## violet
// arm_core
module arm_core (
    input         clk,
    input         rst,
    output [7:0]  imem_addr,
    input  [31:0] imem_data,
    output [5:0]  dmem_addr,
    output [31:0] dmem_wdata,
    output        dmem_we,
    input  [31:0] dmem_rdata,
    output        wb_en,
    output [3:0]  wb_dest,
    output [31:0] wb_value
);
  wire [31:0] IF_stage_pc_out;
  wire [31:0] IF_stage_instruction_out;
  wire [31:0] branch_address;
  wire EXE_stage_B_out;
  wire hazard_detected;
  IF_Stage IF_Stage_Inst (
    .clk(clk),
    .rst(rst),
    .freeze(hazard_detected),
    .Branch_taken(EXE_stage_B_out),
    .BranchAddr(branch_address),
    .imem_data(imem_data),
    .PC(IF_stage_pc_out),
    .Instruction(IF_stage_instruction_out)
  );
  assign imem_addr = IF_stage_pc_out[7:0];
  wire [31:0] IF_reg_pc_out;
  wire [31:0] IF_reg_instruction_out;
  IF_Stage_Reg IF_Reg_Inst (
    .clk(clk),
    .rst(rst),
    .freeze(hazard_detected),
    .flush(EXE_stage_B_out),
    .PC_in(IF_stage_pc_out),
    .Instruction_in(IF_stage_instruction_out),
    .PC(IF_reg_pc_out),
    .Instruction(IF_reg_instruction_out)
  );
  wire [3:0]  ID_stage_reg_file_dst;
  wire [3:0]  ID_stage_reg_file_src1, ID_stage_reg_file_src2;
  ...
Settings: LEC_CHECK=0, ABC_AREA=1, CAP_MARGIN=20, CORE_MARGIN=2, CORE_UTILIZATION=62, CTS_CLUSTER_DIAMETER=385, CTS_CLUSTER_SIZE=99, PLACE_DENSITY=0.38, SETUP_SLACK_MARGIN=-0.77, SLEW_MARGIN=20; clock period 8.91 ns.
run.sh (not shown) runs the stock make flow with config.mk's settings and CLKGATE_MAP_FILE=.
Run status, violet: aborted in 5_1_grt, error ODB-0269
diff inputs: violet => quartz
- removing ABC_AREA (formerly 1)
- removing SETUP_SLACK_MARGIN (formerly -0.77)
- removing CTS_CLUSTER_DIAMETER (formerly 385)
- removing CTS_CLUSTER_SIZE (formerly 99)
- changing PLACE_DENSITY from 0.38 to 0.6
- changing CORE_UTILIZATION from 62 to 25
- changing the clock period (ns, I/O delays scaled along) from 8.91 to 17.5
## What came out
Against violet, quartz comes in 0.22 points higher on adder and majority cell fraction of the synthesized area. What violet reported for number of cells in the yosys synthesis report has to be multiplied by 0.73 to get the figure for quartz. | die size | higher: quartz |. Per the final summary, quartz finished and its layout is clean on timing, DRC and antenna. Looking at post-synthesis xor/xnor area fraction, quartz sits 1.8 points above violet. Comparing violet and quartz, the lower synthesized area is on quartz. Per the comparison of quartz with violet, floorplan die width moved up, synthesized cell count moved down, global placement routability congestion moved down.
The inputs of lagoon differ from those of quartz as listed below.
- CTS_CLUSTER_SIZE newly set to 28
- SETUP_SLACK_MARGIN newly set to 4.19
- CORE_UTILIZATION changed from 25 to 68
- the clock period (ns, I/O delays scaled along) changed from 17.5 to 16.0
Findings:
- lagoon did not make it past 5_1_grt, where a tool error ended it.
- Summed standard-cell area reported by yosys came out exactly the same in lagoon and quartz.
- [compare] base=quartz new=lagoon: global placer's final weighted congestion increased 18%; core outline area lost 130000 sq um.
- Post-CTS repair timing setup buffer count up 238 in lagoon wrt quartz
- Diff lagoon..quartz | area share of xor/xnor cells in the synthesized design | unchanged
- | count of cell types in the netlist | lagoon vs quartz | ≈ equal |
- Of lagoon and quartz, it is lagoon that has the lower vertical die size.
- Per the comparison of lagoon with quartz, die size has decreased, total cell area at the placement stage has decreased, die outline width has decreased.


== v38 ==
arm_core again, from the RTL that the note above started with.
make LEC_CHECK=0 ABC_AREA=1 CAP_MARGIN=20 CORE_MARGIN=2 CORE_UTILIZATION=72 CTS_CLUSTER_SIZE=95 PLACE_DENSITY=0.4 SLEW_MARGIN=20 TNS_END_PERCENT=10 finish   # period 6.58 ns
v38: GRT-0116 in global routing (5_1_grt) -> run aborted
Changes in v18 relative to v38:
diff --git a/flow/config.mk b/flow/config.mk
--- a/flow/config.mk
+++ b/flow/config.mk
@@ -11,3 +11,3 @@
-export CORE_UTILIZATION = 72
-export CTS_CLUSTER_SIZE = 95
-export PLACE_DENSITY = 0.4
+export CORE_UTILIZATION = 58
+export CTS_CLUSTER_SIZE = 77
+export PLACE_DENSITY = 0.6
@@ -15 +15 @@
-export TNS_END_PERCENT = 10
+export TNS_END_PERCENT = 5
==> flow/constraint.sdc <==
create_clock -name core_clock -period 10.5 [get_ports {clk}]
set_input_delay 2.1000 -clock core_clock [delete_from_list [all_inputs] [get_ports {clk}]]
set_output_delay 2.1000 -clock core_clock [all_outputs]
set_load 0.01 [all_outputs]
Notes after the runs:
- v38 did not finish; the tool stopped in global routing (5_1_grt) with error GRT-0116.
- v18 did not run to completion, as it errored out during global routing (5_1_grt).
- Number of enable-type register cells in the synthesized netlist of v18 is on par with v38.
- Synthesized area per cell delta (v38 -> v18): insignificant
- Number of clock sinks: v38 vs v18 identical
The following lists how v24 was set up differently from v18:
diff --git a/flow/config.mk b/flow/config.mk
--- a/flow/config.mk
+++ b/flow/config.mk
@@ -8 +7,0 @@
-export ABC_AREA = 1
@@ -11,3 +10,2 @@
-export CORE_UTILIZATION = 58
-export CTS_CLUSTER_SIZE = 77
-export PLACE_DENSITY = 0.6
+export CORE_UTILIZATION = 68
+export CTS_CLUSTER_SIZE = 34
@@ -15 +12,0 @@
-export TNS_END_PERCENT = 5
==> flow/constraint.sdc <==
create_clock -name core_clock -period 8.29 [get_ports {clk}]
set_input_delay 1.6580 -clock core_clock [delete_from_list [all_inputs] [get_ports {clk}]]
set_output_delay 1.6580 -clock core_clock [all_outputs]
set_load 0.01 [all_outputs]
[summary]
v24 did not finish; the tool stopped in global routing (5_1_grt) with error GRT-0116. Between v18 and v24, post-synthesis net count decreased. On v24: basic-gate share of the synthesized area counting and, or, nand and nor cells is 9.7 points lower than what v18 gave. Summary of the comparison: area of the die is lower in v24, relative to v18. Looking at yosys stat chip area, v24 sits about 2.5% lower than v18 does.
For v3, these inputs were changed with respect to v24:
diff --git a/flow/config.mk b/flow/config.mk
--- a/flow/config.mk
+++ b/flow/config.mk
@@ -10,2 +10,3 @@
-export CORE_UTILIZATION = 68
-export CTS_CLUSTER_SIZE = 34
+export CORE_UTILIZATION = 57
+export PLACE_DENSITY = 0.6
+export SETUP_SLACK_MARGIN = -1.06
==> flow/constraint.sdc <==
create_clock -name core_clock -period 10.6 [get_ports {clk}]
set_input_delay 2.1200 -clock core_clock [delete_from_list [all_inputs] [get_ports {clk}]]
set_output_delay 2.1200 -clock core_clock [all_outputs]
set_load 0.01 [all_outputs]
### Flow results
Number of clock buffers inserted by TritonCTS for v3: 4 up relative to v24
Between v24 and v3, the flow reports number of rows in the core area increasing by more than 10%.
Every stage of v3 finished as expected; the final checks, on the other hand, flagged negative setup slack, which means the layout fails.
[compare] base=v24 new=v3: total instance count after detailed placement grew by 166, HPWL after detailed placement went down.
As of v3, post-CTS resize count had fallen by more than a quarter compared to v24.
Taking v3 over v24, the horizontal die dimension ratio works out to 1.09.
[v3 vs v24] die boundary height: higher in v3
Higher die size among v3 and v24: v3
Changes in v31 relative to v3:
diff --git a/flow/config.mk b/flow/config.mk
--- a/flow/config.mk
+++ b/flow/config.mk
@@ -10 +10 @@
-export CORE_UTILIZATION = 57
+export CORE_UTILIZATION = 60
@@ -12 +12 @@
-export SETUP_SLACK_MARGIN = -1.06
+export SETUP_SLACK_MARGIN = 2.13
==> flow/constraint.sdc <==
create_clock -name core_clock -period 8.35 [get_ports {clk}]
set_input_delay 1.6700 -clock core_clock [delete_from_list [all_inputs] [get_ports {clk}]]
set_output_delay 1.6700 -clock core_clock [all_outputs]
set_load 0.01 [all_outputs]
==> results <==
- The flow completed for v3, but it is not clean: the layout still shows negative setup slack.
- The flow ended early for v31: it failed with a tool error in global routing (5_1_grt).
- In terms of number of placed instances, taps included, v3 and v31 differ only marginally.
- Taking v3 as the reference, in v31 routability congestion estimate from global placement roughly the same; die height -7.6 microns; die area shows a reduction of about 5%.


Starting RTL as in the previous note.
Settings: LEC_CHECK=0, CAP_MARGIN=20, CORE_MARGIN=2, CORE_UTILIZATION=70, PLACE_DENSITY=0.6, SLEW_MARGIN=20; clock period 12.5 ns.
The first run failed in global routing on GRT-0116.
Next try:
CORE_UTILIZATION = 40   (was 70)
clock period = 15.7 ns   (was 12.5 ns; I/O delays follow)
=> This time the run completed with no timing, DRC or antenna violations; synthesized area stays the same; die area is higher by 74%; synthesized cell count is unchanged.
Next try:
ABC_AREA = 1   (was default)
CORE_UTILIZATION = 62   (was 40)
CTS_CLUSTER_SIZE = 95   (was default)
clock period = 6.58 ns   (was 15.7 ns; I/O delays follow)
The new run never finished: it broke off in global routing.
Die size decreases by 34%.
Area after synthesis grows by 2.5%.
Synthesized cell count went up by 38%.
Next try:
ABC_AREA = default   (was 1)
CORE_UTILIZATION = 40   (was 62)
CTS_CLUSTER_SIZE = default   (was 95)
clock period = 16.0 ns   (was 6.58 ns; I/O delays follow)
Result: Now the flow completed without violations; synthesized area came out lower by about 2.5%; synthesized cell count went down by about 27%; die size grows by 50%.
Next try:
CORE_UTILIZATION = 72   (was 40)
PLACE_DENSITY = default   (was 0.6)
PLACE_DENSITY_LB_ADDON = 0.24   (was default)
clock period = 8.29 ns   (was 16.0 ns; I/O delays follow)
Outcome: Now the flow died in global routing on GRT-0116; area after synthesis stays the same; die size came out lower by 44%; synthesized cell count stays the same.
Next try:
CELL_PAD_IN_SITES_GLOBAL_PLACEMENT = 2   (was default)
CORE_UTILIZATION = 22   (was 72)
MAX_ROUTING_LAYER = met4   (was default)
PLACE_DENSITY_LB_ADDON = default   (was 0.24)
clock period = 15.4 ns   (was 8.29 ns; I/O delays follow)
Effect:
- This time the run produced a clean layout
- area after synthesis is unchanged
- die size climbs to 3.2 times its value
- synthesized cell count stays the same
